==> flow/design.v (excerpt) <==
module distorter_pipelined_368 #(parameter INT_WIDTH = 4,
                                 FRACT_WIDTH = 12,
                                 DATA_WIDTH = INT_WIDTH + FRACT_WIDTH)
                                (input wire clk_368,
                                 input wire rst_n,
                                 input wire signed [DATA_WIDTH-1 : 0] in_r,
                                 input wire signed [DATA_WIDTH-1 : 0] in_i,
                                 input wire signed [DATA_WIDTH-1 : 0] a10_r,
                                 input wire signed [DATA_WIDTH-1 : 0] a10_i,
                                 input wire signed [DATA_WIDTH-1 : 0] a30_r,
                                 input wire signed [DATA_WIDTH-1 : 0] a30_i,
                                 input wire signed [DATA_WIDTH-1 : 0] a50_r,
                                 input wire signed [DATA_WIDTH-1 : 0] a50_i,
                                 output reg signed [DATA_WIDTH-1 : 0] out_r,
                                 output reg signed [DATA_WIDTH-1 : 0] out_i);
clock: 13.9 ns
lec_check: 0
cap_margin: 20
cell_pad_in_sites_global_placement: 0
core_aspect_ratio: 0.55
core_margin: 2
core_utilization: 32
min_routing_layer: met1
slew_margin: 25
run.sh (not shown) runs the stock make flow with config.mk's settings and CLKGATE_MAP_FILE=.
Change:
--- a/flow/config.mk
+++ b/flow/config.mk
@@ -7,8 +7,12 @@
 export LEC_CHECK = 0
+export ABC_AREA = 0
 export CAP_MARGIN = 20
 export CELL_PAD_IN_SITES_GLOBAL_PLACEMENT = 0
-export CORE_ASPECT_RATIO = 0.55
+export CORE_ASPECT_RATIO = 0.78
 export CORE_MARGIN = 2
-export CORE_UTILIZATION = 32
+export CORE_UTILIZATION = 72
 export MIN_ROUTING_LAYER = met1
-export SLEW_MARGIN = 25
+export PLACE_DENSITY_LB_ADDON = 0.17
+export SETUP_SLACK_MARGIN = 1.42
+export SLEW_MARGIN = 35
+export TNS_END_PERCENT = 5
==> flow/constraint.sdc (replaced) <==
create_clock -name core_clock -period 7.78 [get_ports {clk_368}]
set_input_delay 1.5560 -clock core_clock [delete_from_list [all_inputs] [get_ports {clk_368}]]
set_output_delay 1.5560 -clock core_clock [all_outputs]
set_load 0.01 [all_outputs]
Effect: Die area shrinks by 55%. Setup slack got worse by 4.6 ns. Register-to-register slack got worse by 4.6 ns.
Change:
==> flow/config.mk (replaced) <==
export PLATFORM = sky130hd
export DESIGN_NAME = distorter_pipelined_368
export DESIGN_NICKNAME = distorter_pipelined_368
export VERILOG_FILES = /design/flow/design.v
export SDC_FILE = /design/flow/constraint.sdc
export NUM_CORES = 4
export LEC_CHECK = 0
export CAP_MARGIN = 20
export CORE_MARGIN = 2
export CORE_UTILIZATION = 40
export SLEW_MARGIN = 20
==> flow/constraint.sdc (replaced) <==
create_clock -name core_clock -period 8.64 [get_ports {clk_368}]
set_input_delay 1.7280 -clock core_clock [delete_from_list [all_inputs] [get_ports {clk_368}]]
set_output_delay 1.7280 -clock core_clock [all_outputs]
set_load 0.01 [all_outputs]
After rerunning:
- core utilization decreases by 36 points
- clock skew decreases by 0.031 ns
- area after synthesis does not change
- setup slack gains 0.085 ns
Change:
--- a/flow/config.mk
+++ b/flow/config.mk
@@ -9,3 +9,3 @@
 export CORE_MARGIN = 2
-export CORE_UTILIZATION = 40
+export CORE_UTILIZATION = 25
 export SLEW_MARGIN = 20
The changed run completed with no timing, DRC or antenna violations.
Core utilization went down by 16 points.
Die size went up by 59%.
First-iteration DRC count went up by 4.6%.
Sequential cell count stays the same.
Wire length went up by 1.5%.
Global-route usage went down by 7.8 points.
Clock-buffer cell count went up by 9.
Clock skew went up by 0.074 ns.
Final area went up by 2.3%.

== garnet ==
distorter_pipelined_368 again, from the RTL that the note above started with.
Settings: LEC_CHECK=0, CAP_MARGIN=20, CELL_PAD_IN_SITES_GLOBAL_PLACEMENT=0, CORE_ASPECT_RATIO=0.55, CORE_MARGIN=2, CORE_UTILIZATION=32, GPL_TIMING_DRIVEN=0, MAX_ROUTING_LAYER=met4, MIN_ROUTING_LAYER=met1, SLEW_MARGIN=25, TNS_END_PERCENT=30; clock period 13.9 ns.
garnet: all stages complete, timing, DRC and antenna checks passed
Edits applied to the flow inputs when going from garnet to tundra:
Settings: clearing CORE_ASPECT_RATIO, which used to be 0.55; clearing MAX_ROUTING_LAYER, which used to be met4; clearing GPL_TIMING_DRIVEN, which used to be 0; putting CTS_CLUSTER_DIAMETER at 93 where nothing was set; clearing MIN_ROUTING_LAYER, which used to be met1; swapping 25 for 20 in SLEW_MARGIN; clearing CELL_PAD_IN_SITES_GLOBAL_PLACEMENT, which used to be 0; putting SETUP_SLACK_MARGIN at 0.74 where nothing was set; clearing TNS_END_PERCENT, which used to be 30; swapping 32 for 70 in CORE_UTILIZATION; swapping 13.9 for 3.68 in the clock period (ns, I/O delays scaled along).
Findings:
tundra: all stages done; final checks FAILED (negative setup slack). Relative to garnet, wire length of the first global-routing pass has decreased by 8.2% in tundra. The setup slack of the critical path after layout of tundra was inferior to that of garnet. Core region area: tundra vs garnet down 54%. In the metrics for garnet and tundra, the one carrying the higher total length of routed wires is garnet. Of the two values seen for uppermost signal routing layer after detailed routing, met4 was produced by garnet and met5 by tundra. Between garnet and tundra, multi-input gate share of the layout cell area decreased. Total of fill cells in the finished design, tundra vs garnet: down by more than half.
## Diff of input files: yarrow against tundra
Settings: CTS_CLUSTER_SIZE: unset -> 72; HOLD_SLACK_MARGIN: unset -> 0.29; CTS_CLUSTER_DIAMETER: 93 -> unset; CORE_UTILIZATION: 70 -> 72; CAP_MARGIN: 20 -> 15; SETUP_SLACK_MARGIN: 0.74 -> 0.87; the clock period (ns, I/O delays scaled along): 3.68 -> 7.09.
==> comparison <==
- Number of design-rule violations left by the first detailed-router iteration across yarrow and tundra: no real change.
- Post-detailed-placement half-perimeter wirelength of yarrow falls short of that of tundra by a few percent.
- yarrow finished all stages; layout check result: FAIL, due to negative setup slack.
